==> flow/design.v (excerpt) <==
module buck_v1_0 #(
  parameter model_data_width = 25,
  parameter model_decimal_width = 16
)(
  input aclk, 
  input resetn, 
  input clock_enable,
  input pwm, 
  input signed [model_data_width-1:0] input_voltage,
  input signed [model_data_width-1:0] period_inductor,
  input signed [model_data_width-1:0] period_capacitor,
  input signed [model_data_width-1:0] inverse_resistor,
  output reg signed [model_data_width-1:0] inductor_current,
  output signed [model_data_width-1:0] capacitor_current,
  output signed [model_data_width-1:0] output_current,
  output reg signed [model_data_width-1:0] output_voltage  
);
  wire signed [model_data_width-1:0] voltage_diff;  
  wire signed [(model_data_width*2)-1:0] voltage_diff_intl_2width;  
  wire signed [model_data_width-1:0] voltage_diff_intl;  
  wire signed [(model_data_width*2)-1:0] capacitor_current_intc_2width;  
  wire signed [model_data_width-1:0] capacitor_current_intc;  
  wire signed [(model_data_width*2)-1:0] output_current_2width;  
  assign voltage_diff = pwm? input_voltage - output_voltage: -output_voltage;
  assign voltage_diff_intl_2width = voltage_diff * period_inductor;
  assign voltage_diff_intl = voltage_diff_intl_2width >>> model_decimal_width;
  always @(posedge aclk)
    if (!resetn)
      inductor_current <= 0;
    else 
      if (clock_enable)
  ...
For scale: roughly 7,200 cells after synthesis, roughly 64,000 µm² of cells after synthesis.
clock: 14.3 ns
lec_check: 0
cap_margin: 20
core_margin: 2
core_utilization: 71
cts_cluster_diameter: 271
cts_cluster_size: 36
max_routing_layer: met4
setup_slack_margin: 4.12
slew_margin: 20
run.sh (not shown) runs the stock make flow with config.mk's settings and CLKGATE_MAP_FILE=.
The baseline reached the layout checks and failed them: negative setup slack.
Edit:
Settings changed: ABC_AREA set to 1, HOLD_SLACK_MARGIN set to 0.3, PLACE_DENSITY set to 0.95, SETUP_SLACK_MARGIN 4.12 to -0.69.
=> With this change the flow did not get past global routing; synthesized area goes up by about 4%; die size grows by 4.1%; synthesized cell count came out higher by 19%.
Edit:
Settings changed: ABC_AREA 1 to not set, CORE_UTILIZATION 71 to 40, CTS_CLUSTER_DIAMETER 271 to not set, CTS_CLUSTER_SIZE 36 to not set, HOLD_SLACK_MARGIN 0.3 to not set, MAX_ROUTING_LAYER met4 to not set, PLACE_DENSITY 0.95 to not set, SETUP_SLACK_MARGIN -0.69 to not set.
Clock period 14.3 ns to 28.0 ns, I/O delays scaled along.
After rerunning: With this change the flow completed with no timing, DRC or antenna violations. Die area came out higher by well over a third. Synthesized area goes down by a few percent. Synthesized cell count decreases by about a fifth.
Edit:
Settings changed: CELL_PAD_IN_SITES_GLOBAL_PLACEMENT set to 2, CORE_MARGIN 2 to 10, GPL_TIMING_DRIVEN set to 0.
=> The changed run went through all stages and came out clean. Cell count rose by 2.4%. Core utilization rose by 0.22 points. Final area rose by 0.50%. Die size rose by 8.1%. Non-clock buffer count rose by 211. Hold slack improved by 65 ps. Via count barely changes.
Edit:
Settings changed: CELL_PAD_IN_SITES_GLOBAL_PLACEMENT 2 to not set, CORE_MARGIN 10 to 2, GPL_ROUTABILITY_DRIVEN set to 0, GPL_TIMING_DRIVEN 0 to not set, MAX_ROUTING_LAYER set to met4.
=> The changed run passed the timing, DRC and antenna checks. Register-to-register slack is better by 2200 ps. Routed wire length shrinks by about a fifth. Hold slack is better by 4.9 ps. Critical path depth grows by 7. Die area shrinks by a little under a tenth. Worst setup slack is better by 1700 ps. Final area shrinks slightly. Global-route usage shrinks by 2.8 points. Synthesized cell count does not change. Via count grows slightly. Synthesized area does not change.
Edit:
Settings changed: CORE_ASPECT_RATIO set to 0.5, CORE_UTILIZATION 40 to 65, CTS_CLUSTER_SIZE set to 11, GPL_ROUTABILITY_DRIVEN 0 to not set, HOLD_SLACK_MARGIN set to 0.28, MAX_ROUTING_LAYER met4 to not set, TNS_END_PERCENT set to 5.
Effect:
- global-route usage went up by 13 points
- wire length decreases by 4.1%
- via count increases by 1.3%

---

buck_v1_0 again, from the RTL that the note above started with.
## buck_v1_0
module buck_v1_0 #(
  parameter model_data_width = 25,
  parameter model_decimal_width = 16
)(
  input aclk, 
  input resetn, 
  input clock_enable,
  input pwm, 
  input signed [model_data_width-1:0] input_voltage,
  input signed [model_data_width-1:0] period_inductor,
  input signed [model_data_width-1:0] period_capacitor,
  input signed [model_data_width-1:0] inverse_resistor,
  output reg signed [model_data_width-1:0] inductor_current,
  output signed [model_data_width-1:0] capacitor_current,
  output signed [model_data_width-1:0] output_current,
  output reg signed [model_data_width-1:0] output_voltage  
);
Settings: LEC_CHECK=0, CAP_MARGIN=20, CORE_MARGIN=2, CORE_UTILIZATION=72, CTS_CLUSTER_DIAMETER=271, CTS_CLUSTER_SIZE=36, HOLD_SLACK_MARGIN=0.3, MAX_ROUTING_LAYER=met4, PLACE_DENSITY_LB_ADDON=0.04, SETUP_SLACK_MARGIN=4.12, SLEW_MARGIN=20; clock period 14.3 ns.
The starting point reached the layout checks and failed them: negative setup slack.
Then changed:
ABC_AREA = 1   (was unset)
CORE_UTILIZATION = 68   (was 72)
CTS_CLUSTER_DIAMETER = 382   (was 271)
CTS_CLUSTER_SIZE = 97   (was 36)
HOLD_SLACK_MARGIN = unset   (was 0.3)
MAX_ROUTING_LAYER = unset   (was met4)
PLACE_DENSITY = 0.37   (was unset)
PLACE_DENSITY_LB_ADDON = unset   (was 0.04)
SETUP_SLACK_MARGIN = 3.13   (was 4.12)
TNS_END_PERCENT = 20   (was unset)
Outcome:
- The new run produced a layout that fails on negative setup slack
- area after synthesis increases by 4.1%
- maximum frequency increases by 12%
Then changed:
CORE_UTILIZATION = 71   (was 68)
CTS_CLUSTER_DIAMETER = 271   (was 382)
CTS_CLUSTER_SIZE = 36   (was 97)
MAX_ROUTING_LAYER = met4   (was unset)
PLACE_DENSITY = unset   (was 0.37)
PLACE_DENSITY_LB_ADDON = 0.11   (was unset)
SETUP_SLACK_MARGIN = -0.69   (was 3.13)
TNS_END_PERCENT = unset   (was 20)
The new run completed and failed the layout checks on negative setup slack. Fmax shrinks by 1.2%. Design area shrinks by 2.4%. Routed wire length grows by 4.3%. Synthesized area stays the same. First-iteration DRC count grows by 6.2%. Worst setup slack gets worse by 210 ps. Clock skew stays flat.

---

Setup of v6:
Starting RTL as in the previous note.
Settings: LEC_CHECK=0, CAP_MARGIN=15, CORE_MARGIN=2, CORE_UTILIZATION=72, CTS_CLUSTER_DIAMETER=155, MAX_ROUTING_LAYER=met4, SLEW_MARGIN=20; clock period 14.1 ns.
The flow completed for v6, but it is not clean: the layout still shows setup timing.
Input changes introduced in v7 (baseline for comparison: v6):
# v6
export LEC_CHECK = 0
export CAP_MARGIN = 15
export CORE_MARGIN = 2
export CORE_UTILIZATION = 72
export CTS_CLUSTER_DIAMETER = 155
export MAX_ROUTING_LAYER = met4
export SLEW_MARGIN = 20
create_clock -name core_clock -period 14.1 [get_ports {aclk}]
# v7
export LEC_CHECK = 0
export CAP_MARGIN = 20
export CORE_MARGIN = 2
export CORE_UTILIZATION = 65
export SLEW_MARGIN = 20
create_clock -name core_clock -period 25.4 [get_ports {aclk}]
==> comparison <==
Of v6 and v7, just one finished clean: v7.
Synthesized cell count: v6 vs v7 identical
The lower combined buffer and inverter count along the critical path came out of v7.
Measured against each other, v6 and v7 differ in worst hold slack, the lower figure coming from v7.
Diff v6 -> v7 | floorplan row count | increase of 5.5%

---

Setup of oak:
Starting RTL as in the previous note.
clock: 14.0 ns
lec_check: 0
cap_margin: 10
core_margin: 2
core_utilization: 68
cts_cluster_diameter: 364
cts_cluster_size: 41
hold_slack_margin: -0.08
slew_margin: 20
In oak the implementation ran to completion but is not tape-out ready, as the final checks report setup timing.
Changes in pine relative to oak:
Settings: CTS_CLUSTER_SIZE: 41 -> unset; CAP_MARGIN: 10 -> 20; HOLD_SLACK_MARGIN: -0.08 -> unset; CORE_UTILIZATION: 68 -> 40; CTS_CLUSTER_DIAMETER: 364 -> unset; the clock period (ns, I/O delays scaled along): 14.0 -> 25.4.
- Of oak and pine, just one finished clean: pine.
- | oak | all stages done | FAIL | setup timing |
- Relative to oak, placed wire-length estimate after detailed placement decreased by about 2.6% in pine.
- Per the comparison of pine with oak, final cell utilization of the core decreased by 38 points relative to the old numbers; remaining max-slew budget at the tightest pin decreased by 0.38 points relative to the old numbers.
- pine: final worst-path setup slack higher than oak
- [compare] base=oak new=pine: cell area lost about 9%; global-route wire length before repair rose by 1.2%; final hold slack moved down.
- Non-clock buffer count, oak and pine, lower one = pine.
- NOTE mean number of vias per cell oak->pine decreased by a little under 10%
Changes in birch relative to pine:
Settings: setting PLACE_DENSITY to 0.37 for the first time; setting CTS_CLUSTER_SIZE to 97 for the first time; changing CORE_UTILIZATION from 40 to 68; setting ABC_AREA to 1 for the first time; changing the clock period (ns, I/O delays scaled along) from 25.4 to 14.3.
--- outcome ---
To summarise birch: no stage aborted, but the layout did not pass its checks, failing on setup timing.
Non-clock buffer count sits higher in birch than in pine.
Lower synthesized cell count among birch and pine: pine
Relative to pine, the final routed wire length divided by cell count measured on birch has increased by a little under 10%.
Compared to pine, birch has final instance count without filler cells 1,363 higher.
Re basic-gate share of the synthesized area counting and, or, nand and nor cells: birch is 0.53 points up on pine.
Comparing global-route wire length before repair for birch and pine, the smaller number came from pine.
Clock buffer and inverter area fraction after layout: birch vs pine, no meaningful difference
birch — multiplexer area fraction after synthesis 0.52 points lower, pine as reference
Setup slack: birch and pine compared, lower one is birch
diff inputs: birch => maple
Settings: ABC_AREA removed (was 1); CTS_CLUSTER_SIZE changed from 97 to 41; CTS_CLUSTER_DIAMETER newly set to 364; PLACE_DENSITY removed (was 0.37); the clock period (ns, I/O delays scaled along) changed from 14.3 to 17.2.
Notes after the runs:
- Status maple: flow complete, layout not clean - setup timing
- Post-route non-filler standard cell count, maple and birch: lower on maple
- Synthesized cell count: maple and birch compared, lower one is maple

---

Starting RTL as in the previous note.
Settings: LEC_CHECK=0, ABC_AREA=1, CAP_MARGIN=0, CELL_PAD_IN_SITES_DETAIL_PLACEMENT=2, CELL_PAD_IN_SITES_GLOBAL_PLACEMENT=2, CORE_MARGIN=2, CORE_UTILIZATION=54, CTS_CLUSTER_DIAMETER=297, GPL_ROUTABILITY_DRIVEN=1, GPL_TIMING_DRIVEN=0, HOLD_SLACK_MARGIN=0.19, MAX_ROUTING_LAYER=met4, MIN_ROUTING_LAYER=met1, PLACE_DENSITY_LB_ADDON=0.16, SETUP_SLACK_MARGIN=0.93, SLEW_MARGIN=20, TNS_END_PERCENT=80; clock period 19.4 ns.
The starting point never finished: it broke off in 3_3_place_gp.
Edit:
CELL_PAD_IN_SITES_DETAIL_PLACEMENT = not set   (was 2)
CELL_PAD_IN_SITES_GLOBAL_PLACEMENT = 0   (was 2)
GPL_TIMING_DRIVEN = not set   (was 0)
MAX_ROUTING_LAYER = not set   (was met4)
What happened:
- With this change the flow went through all stages and came out clean
- die size stays the same
- synthesized cell count is unchanged
- synthesized area is unchanged
Edit:
ABC_AREA = not set   (was 1)
CELL_PAD_IN_SITES_GLOBAL_PLACEMENT = 1   (was 0)
CTS_CLUSTER_DIAMETER = not set   (was 297)
GPL_ROUTABILITY_DRIVEN = 0   (was 1)
HOLD_SLACK_MARGIN = not set   (was 0.19)
SETUP_SLACK_MARGIN = not set   (was 0.93)
TNS_END_PERCENT = 95   (was 80)
The new run completed and failed the layout checks on negative setup slack.
Global-route usage drops by 5.6 points.
Setup slack gets worse by 1600 ps.
Sequential share of layout area barely changes.
Cell area drops by 4.4%.
Final cell count drops by 14%.
Sequential cell count is unchanged.
Synthesized area drops by 4.0%.
Worst hold slack gets worse by 90 ps.

---

Starting RTL as in the previous note.
// buck_v1_0
module buck_v1_0 #(
  parameter model_data_width = 25,
  parameter model_decimal_width = 16
)(
  input aclk, 
  input resetn, 
  input clock_enable,
  input pwm, 
  input signed [model_data_width-1:0] input_voltage,
  input signed [model_data_width-1:0] period_inductor,
  input signed [model_data_width-1:0] period_capacitor,
  input signed [model_data_width-1:0] inverse_resistor,
  output reg signed [model_data_width-1:0] inductor_current,
  output signed [model_data_width-1:0] capacitor_current,
  output signed [model_data_width-1:0] output_current,
  output reg signed [model_data_width-1:0] output_voltage  
);
  wire signed [model_data_width-1:0] voltage_diff;  
  wire signed [(model_data_width*2)-1:0] voltage_diff_intl_2width;  
  wire signed [model_data_width-1:0] voltage_diff_intl;  
  wire signed [(model_data_width*2)-1:0] capacitor_current_intc_2width;  
  wire signed [model_data_width-1:0] capacitor_current_intc;  
  wire signed [(model_data_width*2)-1:0] output_current_2width;  
  assign voltage_diff = pwm? input_voltage - output_voltage: -output_voltage;
  assign voltage_diff_intl_2width = voltage_diff * period_inductor;
  assign voltage_diff_intl = voltage_diff_intl_2width >>> model_decimal_width;
  always @(posedge aclk)
    if (!resetn)
      inductor_current <= 0;
    else 
      if (clock_enable)
        inductor_current <= inductor_current + voltage_diff_intl;
  assign capacitor_current = inductor_current - output_current;
  assign capacitor_current_intc_2width = capacitor_current * period_capacitor;
  assign capacitor_current_intc = capacitor_current_intc_2width >>> model_decimal_width;
  always @(posedge aclk)
    if (!resetn)
      output_voltage <= 0;
    else 
      if (clock_enable)
        output_voltage <= output_voltage + capacitor_current_intc;
  assign output_current_2width = output_voltage * inverse_resistor;
  assign output_current = output_current_2width >>> model_decimal_width;
  ...
export LEC_CHECK = 0
export CAP_MARGIN = 20
export CORE_ASPECT_RATIO = 0.5
export CORE_MARGIN = 2
export CORE_UTILIZATION = 23
export CTS_CLUSTER_SIZE = 11
export PLACE_DENSITY = 0.78
export SLEW_MARGIN = 20
create_clock -name core_clock -period 28.0 [get_ports {aclk}]
Then changed:
Settings changed: CORE_UTILIZATION 23 to 40, PLACE_DENSITY 0.78 to unset.
What happened: Count of clock-buffer cells in the layout is unchanged; utilization is higher by 18 points; die area went down by well over a third; fmax came out lower by a few percent; first-iteration DRC count drops by roughly a tenth; global-route usage climbs by 10 points; flip-flop count is unchanged; via count is lower by a few percent; wire length rises slightly.
Then changed:
Settings changed: ABC_AREA set to 1, CELL_PAD_IN_SITES_GLOBAL_PLACEMENT set to 2, CORE_ASPECT_RATIO 0.5 to unset, CORE_MARGIN 2 to 10, CTS_CLUSTER_DIAMETER set to 391, CTS_CLUSTER_SIZE 11 to unset, GPL_TIMING_DRIVEN set to 1, MAX_ROUTING_LAYER set to met4, SLEW_MARGIN 20 to 15.
Effect: The changed run passed the timing, DRC and antenna checks. Synthesized area rises by a few percent. Non-clock buffer count falls by 5. Wire length rises by a quarter to a third. Global-route usage rises by 4.6 points.
Then changed:
Settings changed: ABC_AREA 1 to unset, CELL_PAD_IN_SITES_GLOBAL_PLACEMENT 2 to unset, CORE_ASPECT_RATIO set to 0.5, CORE_MARGIN 10 to 2, CTS_CLUSTER_DIAMETER 391 to unset, CTS_CLUSTER_SIZE set to 11, GPL_TIMING_DRIVEN 1 to 0, MAX_ROUTING_LAYER met4 to unset, SLEW_MARGIN 15 to 20, TNS_END_PERCENT set to 10.
Setup slack degrades by 2.1 ns.
Cell count shrinks by 12%.
First-iteration DRC count grows by 27%.
Routed wire length shrinks by 14%.
Hold slack improves by 0.046 ns.
Sequential share of layout area barely changes.
Final area shrinks by 2.9%.
Count of clock-buffer cells in the layout stays the same.
Via count shrinks by 9.4%.
Synthesized cell count shrinks by 16%.

---

== job 4403 ==
The RTL this note starts from:
==> flow/design.v <==
module buck_v1_0 #(
  parameter model_data_width = 25,
  parameter model_decimal_width = 16
)(
  input aclk, 
  input resetn, 
  input clock_enable,
  input pwm, 
  input signed [model_data_width-1:0] input_voltage,
  input signed [model_data_width-1:0] period_inductor,
  input signed [model_data_width-1:0] period_capacitor,
  input signed [model_data_width-1:0] inverse_resistor,
  output reg signed [model_data_width-1:0] inductor_current,
  output signed [model_data_width-1:0] capacitor_current,
  output signed [model_data_width-1:0] output_current,
  output reg signed [model_data_width-1:0] output_voltage  
);
  wire signed [model_data_width-1:0] voltage_diff;  
  wire signed [(model_data_width*2)-1:0] voltage_diff_intl_2width;  
  wire signed [model_data_width-1:0] voltage_diff_intl;  
  wire signed [(model_data_width*2)-1:0] capacitor_current_intc_2width;  
  wire signed [model_data_width-1:0] capacitor_current_intc;  
  wire signed [(model_data_width*2)-1:0] output_current_2width;  
  assign voltage_diff = pwm? input_voltage - output_voltage: -output_voltage;
  assign voltage_diff_intl_2width = voltage_diff * period_inductor;
  assign voltage_diff_intl = voltage_diff_intl_2width >>> model_decimal_width;
  always @(posedge aclk)
    if (!resetn)
      inductor_current <= 0;
    else 
      if (clock_enable)
        inductor_current <= inductor_current + voltage_diff_intl;
  assign capacitor_current = inductor_current - output_current;
  assign capacitor_current_intc_2width = capacitor_current * period_capacitor;
  assign capacitor_current_intc = capacitor_current_intc_2width >>> model_decimal_width;
  always @(posedge aclk)
    if (!resetn)
      output_voltage <= 0;
    else 
      if (clock_enable)
        output_voltage <= output_voltage + capacitor_current_intc;
  assign output_current_2width = output_voltage * inverse_resistor;
  assign output_current = output_current_2width >>> model_decimal_width;
endmodule
clock: 14.5 ns
lec_check: 0
abc_area: 0
cap_margin: 20
core_aspect_ratio: 0.5
core_margin: 2
core_utilization: 72
cts_cluster_diameter: 362
cts_cluster_size: 100
hold_slack_margin: 0.29
place_density: 0.35
setup_slack_margin: 1.49
slew_margin: 20
tns_end_percent: 5
Ran to the end and failed final checks on setup timing: job 4403.
diff inputs: job 4403 => job 8346
- ABC_AREA no longer set, was 0
- CORE_UTILIZATION now 65, was 72
- CORE_ASPECT_RATIO no longer set, was 0.5
- SETUP_SLACK_MARGIN no longer set, was 1.49
- HOLD_SLACK_MARGIN no longer set, was 0.29
- TNS_END_PERCENT no longer set, was 5
- PLACE_DENSITY no longer set, was 0.35
- the clock period (ns, I/O delays scaled along) now 42.3, was 14.5
[summary]
Job 8346 vs. job 4403: endpoint arrival time on the critical path went up by 0.11 ns.
For job 4403, the category of the most critical setup path was input port to register, unlike job 8346, where it was input port to output port.
Library cell contributing the largest single delay on the critical path: sky130_fd_sc_hd__fa_1 -> job 4403, sky130_fd_sc_hd__xnor3_1 -> job 8346
Status for job 8346 and job 4403: clean finish in job 8346 only
Ran to the end and failed final checks on setup timing: job 4403.
Diff job 4403 -> job 8346: post-layout utilization of the core down 16 points; first-iteration DRC count shows a reduction of 1703.
Compared with job 4403, job 8346 ends up with less cell area.
diff inputs: job 8346 => job 8890
- swapping 362 for 271 in CTS_CLUSTER_DIAMETER
- swapping 65 for 71 in CORE_UTILIZATION
- swapping 100 for 36 in CTS_CLUSTER_SIZE
- swapping 42.3 for 14.3 in the clock period (ns, I/O delays scaled along)
Results
Changes observed in job 8890 relative to job 8346: Yosys chip area was more or less identical, final cell count went up by about 7%, estimated wirelength of the detail-placed design went up by 11%, final-layout worst hold slack went up by 0.0085 ns, utilization went up by 15 points. Job 8890 vs job 8346: layout overhead on the synthesized area up in job 8890. Across both runs, worst reg-to-reg path cell count was higher for job 8890 than for job 8346. Of job 8346 and job 8890, just one finished clean: job 8346. The flow for job 8890 finished, though final verification flagged setup timing.
